Setup of job 567:
==> flow/design.v (excerpt) <==
module cordic_magphase #(
    parameter integer INPUT_WIDTH      = 16,
    parameter integer INT_WIDTH        = 32,
    parameter integer ITERATIONS       = 32,
    parameter integer GAIN_FRAC_BITS   = 28,
    parameter integer OUTPUT_FRAC_BITS = 14
) (
    input  wire                          clk,
    input  wire                          rst_n,
    input  wire                          start,
    input  wire signed [INPUT_WIDTH-1:0] x_in,
    input  wire signed [INPUT_WIDTH-1:0] y_in,
    output reg                           busy,
    output reg                           done,
    output reg  signed [INT_WIDTH-1:0]   magnitude,
    output reg  signed [INT_WIDTH-1:0]   phase
);
    localparam IDLE         = 2'd0;
    localparam ITERATE      = 2'd1;
    localparam POST_PROCESS = 2'd2;
    localparam DONE_STATE   = 2'd3;
    reg [1:0] state, state_next;
    reg signed [INT_WIDTH-1:0] x_reg, y_reg, x_next, y_next;
    reg signed [INT_WIDTH-1:0] z_reg, z_next;
    reg [5:0]                  iter_cnt, iter_cnt_next;
    reg signed [1:0] pi_correction, pi_correction_next;  
    localparam [31:0] PI_CONST32    = 32'h3243F6A8;  
    localparam [31:0] TWOPI_CONST32 = 32'h6487ED51;  
    localparam [31:0] K_INV32       = 32'd162600000;
    localparam signed [INT_WIDTH-1:0] PI_CONST    = {{(INT_WIDTH-32){PI_CONST32[31]}}, PI_CONST32};
    localparam signed [INT_WIDTH-1:0] TWOPI_CONST = {{(INT_WIDTH-32){TWOPI_CONST32[31]}}, TWOPI_CONST32};
    localparam signed [INT_WIDTH-1:0] K_INV       = {{(INT_WIDTH-32){K_INV32[31]}}, K_INV32};
    function signed [31:0] atan_lut;
        input [4:0] idx;
        begin
            case (idx)
                4'd0:  atan_lut = 32'sh0C90FDAA;
                4'd1:  atan_lut = 32'sh076B19C1;
  ...
export LEC_CHECK = 0
export CAP_MARGIN = 40
export CELL_PAD_IN_SITES_GLOBAL_PLACEMENT = 3
export CORE_MARGIN = 2
export CORE_UTILIZATION = 23
export CTS_CLUSTER_DIAMETER = 243
export CTS_CLUSTER_SIZE = 88
export GPL_TIMING_DRIVEN = 1
export MAX_ROUTING_LAYER = met4
export SLEW_MARGIN = 5
create_clock -name core_clock -period 11.1 [get_ports {clk}]
run.sh (not shown) runs the stock make flow with config.mk's settings and CLKGATE_MAP_FILE=.
Job 567 completed every stage of the flow, and the final layout passed the timing, design-rule and antenna checks.
Edits applied to the flow inputs when going from job 567 to job 4780:
--- a/flow/config.mk
+++ b/flow/config.mk
@@ -7,10 +7,8 @@
 export LEC_CHECK = 0
-export CAP_MARGIN = 40
+export CAP_MARGIN = 20
 export CELL_PAD_IN_SITES_GLOBAL_PLACEMENT = 3
 export CORE_MARGIN = 2
-export CORE_UTILIZATION = 23
-export CTS_CLUSTER_DIAMETER = 243
+export CORE_UTILIZATION = 40
 export CTS_CLUSTER_SIZE = 88
-export GPL_TIMING_DRIVEN = 1
 export MAX_ROUTING_LAYER = met4
-export SLEW_MARGIN = 5
+export SLEW_MARGIN = 20
==> flow/constraint.sdc <==
create_clock -name core_clock -period 20.0 [get_ports {clk}]
set_input_delay 4.0000 -clock core_clock [delete_from_list [all_inputs] [get_ports {clk}]]
set_output_delay 4.0000 -clock core_clock [all_outputs]
set_load 0.01 [all_outputs]
### Flow results
Compared with job 567, job 4780 shows a required time of the critical path that is 8.89 ns higher. Job 567 → job 4780: global-route usage grew by 9.5 points. Between job 567 and job 4780, number of non-clock buffers in the layout decreased. Min worst hold slack across job 4780 and job 567: job 4780. Wire length shrinks by more than 10% when moving from job 567 to job 4780. Looking at setup slack of the critical path after layout, job 4780 sits above job 567. Looking at launch point of the critical path, the start result is from job 4780; the iter_cnt[2]$_DFFE_PN0P_ one comes from job 567.
[inputs] job 9491 vs job 4780
--- a/flow/config.mk
+++ b/flow/config.mk
@@ -7,3 +7,3 @@
 export LEC_CHECK = 0
-export CAP_MARGIN = 20
+export CAP_MARGIN = 5
 export CELL_PAD_IN_SITES_GLOBAL_PLACEMENT = 3
@@ -11,4 +11,7 @@
 export CORE_UTILIZATION = 40
-export CTS_CLUSTER_SIZE = 88
+export GPL_TIMING_DRIVEN = 0
 export MAX_ROUTING_LAYER = met4
+export PLACE_DENSITY_LB_ADDON = 0.1
+export SETUP_SLACK_MARGIN = 3.97
 export SLEW_MARGIN = 20
+export TNS_END_PERCENT = 30
## What came out
The run showing the greater global-route usage is job 9491. Diff job 4780 -> job 9491: minimum clock period now sits higher, count of clock-buffer cells in the layout now sits lower, area added between synthesis and finish now sits higher. NOTE: combined buffer and inverter count along the critical path in job 9491 exceeds that of job 4780. Job 9491 against job 4780; area of all placed cells without fillers is up slightly.

== build 16 ==
cordic_magphase again, from the RTL that the note above started with.
==> flow/config.mk <==
export PLATFORM = sky130hd
export DESIGN_NAME = cordic_magphase
export DESIGN_NICKNAME = cordic_magphase
export VERILOG_FILES = /design/flow/design.v
export SDC_FILE = /design/flow/constraint.sdc
export NUM_CORES = 4
export LEC_CHECK = 0
export ABC_AREA = 1
export CAP_MARGIN = 20
export CELL_PAD_IN_SITES_DETAIL_PLACEMENT = 0
export CELL_PAD_IN_SITES_GLOBAL_PLACEMENT = 3
export CORE_ASPECT_RATIO = 0.85
export CORE_MARGIN = 10
export CORE_UTILIZATION = 25
export CTS_CLUSTER_DIAMETER = 170
export CTS_CLUSTER_SIZE = 88
export GPL_TIMING_DRIVEN = 0
export SLEW_MARGIN = 20
export TNS_END_PERCENT = 40
==> flow/constraint.sdc <==
create_clock -name core_clock -period 6.44 [get_ports {clk}]
set_input_delay 1.2880 -clock core_clock [delete_from_list [all_inputs] [get_ports {clk}]]
set_output_delay 1.2880 -clock core_clock [all_outputs]
set_load 0.01 [all_outputs]
Build 16: flow complete, layout not clean; failing: setup timing
## Diff of input files: build 86 against build 16
==> flow/config.mk <==
export PLATFORM = sky130hd
export DESIGN_NAME = cordic_magphase
export DESIGN_NICKNAME = cordic_magphase
export VERILOG_FILES = /design/flow/design.v
export SDC_FILE = /design/flow/constraint.sdc
export NUM_CORES = 4
export LEC_CHECK = 0
export CAP_MARGIN = 20
export CELL_PAD_IN_SITES_DETAIL_PLACEMENT = 0
export CELL_PAD_IN_SITES_GLOBAL_PLACEMENT = 0
export CORE_ASPECT_RATIO = 0.85
export CORE_MARGIN = 5
export CORE_UTILIZATION = 54
export CTS_CLUSTER_DIAMETER = 170
export SLEW_MARGIN = 20
==> flow/constraint.sdc <==
create_clock -name core_clock -period 7.91 [get_ports {clk}]
set_input_delay 1.5820 -clock core_clock [delete_from_list [all_inputs] [get_ports {clk}]]
set_output_delay 1.5820 -clock core_clock [all_outputs]
set_load 0.01 [all_outputs]
Notes after the runs:
Build 86: cell area lower than build 16
Build 86: done, clean on timing, DRC and antenna
The run showing the smaller worst path required time is build 16.
Build 86 vs build 16 — total placed instance area dropped 10%.
Inputs modified between build 86 and build 28:
--- a/flow/config.mk
+++ b/flow/config.mk
@@ -11,5 +11,7 @@
 export CORE_ASPECT_RATIO = 0.85
-export CORE_MARGIN = 5
-export CORE_UTILIZATION = 54
-export CTS_CLUSTER_DIAMETER = 170
+export CORE_MARGIN = 2
+export CORE_UTILIZATION = 71
+export CTS_CLUSTER_DIAMETER = 36
+export CTS_CLUSTER_SIZE = 50
+export PLACE_DENSITY = 0.35
 export SLEW_MARGIN = 20
==> flow/constraint.sdc <==
create_clock -name core_clock -period 7.16 [get_ports {clk}]
set_input_delay 1.4320 -clock core_clock [delete_from_list [all_inputs] [get_ports {clk}]]
set_output_delay 1.4320 -clock core_clock [all_outputs]
set_load 0.01 [all_outputs]
- In the summary table, build 28 is marked failed, with error GRT-0232 raised in global routing (5_1_grt).
- [compare] base=build 86 new=build 28: synthesized chip area reported by yosys neither gained nor lost much, post-CTS setup repair buffer count went up by 57, weighted congestion reported at the end of routability-driven placement increased by about 4% relative to the old numbers.

run A:
Starting RTL as in the previous note.
Settings: LEC_CHECK=0, CAP_MARGIN=20, CORE_MARGIN=2, CORE_UTILIZATION=72, CTS_CLUSTER_DIAMETER=199, CTS_CLUSTER_SIZE=28, HOLD_SLACK_MARGIN=-0.08, MAX_ROUTING_LAYER=met4, SETUP_SLACK_MARGIN=0.71, SLEW_MARGIN=20; clock period 13.7 ns.
Inputs modified between run A and run B:
- HOLD_SLACK_MARGIN no longer set, was -0.08
- SETUP_SLACK_MARGIN no longer set, was 0.71
- the clock period (ns, I/O delays scaled along) now 15.2, was 13.7
Any difference in area added between synthesis and finish between run A and run B is small enough to ignore. In run B the stage delay of the slowest cell on the critical path turned out 20 ps higher than in run A. Of run A and run B, the higher global-route wire length before repair belongs to run B. Run B vs. run A: area of all placed cells without fillers barely changed, worst hold slack rose 3.7 ps, final cell count roughly the same. Across both runs, total stage count of the critical path was lower for run B than for run A. Final period utilization was lower in run B than in run A.
The inputs of run C differ from those of run B as listed below.
- MAX_ROUTING_LAYER: met4 -> unset
- CORE_UTILIZATION: 72 -> 59
- CTS_CLUSTER_SIZE: 28 -> unset
- CTS_CLUSTER_DIAMETER: 199 -> unset
- SETUP_SLACK_MARGIN: unset -> 3.75
- the clock period (ns, I/O delays scaled along): 15.2 -> 13.6
## What came out
Run C finished all stages; the layout is clean. Run B was routed with more vias than run C. In the flow results for run C and run B, the initial antenna violation count is smaller on run B. Post-route minimum period: run C better than run B. In the tables for run C and run B, filler cell count reads lower with run B. Re maximum number of pins on one net before global-route repair: run C and run B aren't equal, and the higher value belongs to run B. Run C against run B: design area went up about 0.65%. Run C reports its slowest cell on the critical path as sky130_fd_sc_hd__clkinv_1 while run B reports sky130_fd_sc_hd__a21oi_1.
> inputs changed (run C -> run D)
- SETUP_SLACK_MARGIN removed (was 3.75)
- CORE_UTILIZATION changed from 59 to 51
- CTS_CLUSTER_SIZE newly set to 100
- the clock period (ns, I/O delays scaled along) changed from 13.6 to 18.8
Notes after the runs:
- Post-route minimum period ended up 790 ps higher on run D than on run C.
- Relative to run C, global-route met2 utilization has decreased by 6.1 points in run D.
- Delta (run D minus run C): utilization after layout shows a reduction of 8.3 points; post-route standard cell area excluding fillers shows an increase of 0.37%.
- | logic gate fraction of the total cell area | run D vs run C | 0.29 points lower |
- Cell total after placement was lower in the run labelled run C.
- Status: net count of the finished layout parity (run D, run C)
- Comparing run C against run D, there is no change at all in count of clock-net buffers in the final layout.
- Critical-path cell with the highest stage delay: sky130_fd_sc_hd__dfrtp_2 -> run D, sky130_fd_sc_hd__clkinv_1 -> run C
- Hold slack: run C vs run D — no meaningful difference
- On number of vias per cell after detailed routing: between run D and run C, it ends up lower for run D.
What run E does differently from run D at the input level:
- setting PLACE_DENSITY to 0.4 for the first time
- setting ABC_AREA to 1 for the first time
- setting CTS_CLUSTER_DIAMETER to 352 for the first time
- changing CORE_UTILIZATION from 51 to 68
- setting TNS_END_PERCENT to 10 for the first time
- changing the clock period (ns, I/O delays scaled along) from 18.8 to 11.3
==> comparison <==
Worst hold slack came out lower on run E than on run D. Run E: clock network area share 0.16 points below run D. Non-clock buffer contribution to total cell area | run E below run D. Post-layout minimum cycle time (run E over run D): decrease, 1280 ps. Going from run D to run E, met3 usage in global routing +4.0 points; global-route wire length before repair +13,000 µm; non-clock buffer count -17. The final reports for run E and run D show area of the mapped netlist higher in the former. Of the two values seen for combinational family with the most area after synthesis, adder cells was produced by run D and simple AND/OR/NAND/NOR gates by run E.
--- input diff run E..run F ---
- removing TNS_END_PERCENT (formerly 10)
- removing ABC_AREA (formerly 1)
- removing CTS_CLUSTER_DIAMETER (formerly 352)
- removing PLACE_DENSITY (formerly 0.4)
- removing CTS_CLUSTER_SIZE (formerly 100)
- changing CORE_UTILIZATION from 68 to 40
- changing the clock period (ns, I/O delays scaled along) from 11.3 to 20.0
Findings:
Per the final summary, run F finished and its layout is clean on timing, DRC and antenna.
Between run F and run E, it is run F whose global-route usage over all layers is lower, by 18 points.
For non-clock buffer count, dividing the value from run F by the value from run E gives 1.2.
Diff run F and run E: ratio of routed vias to standard cells higher in run E
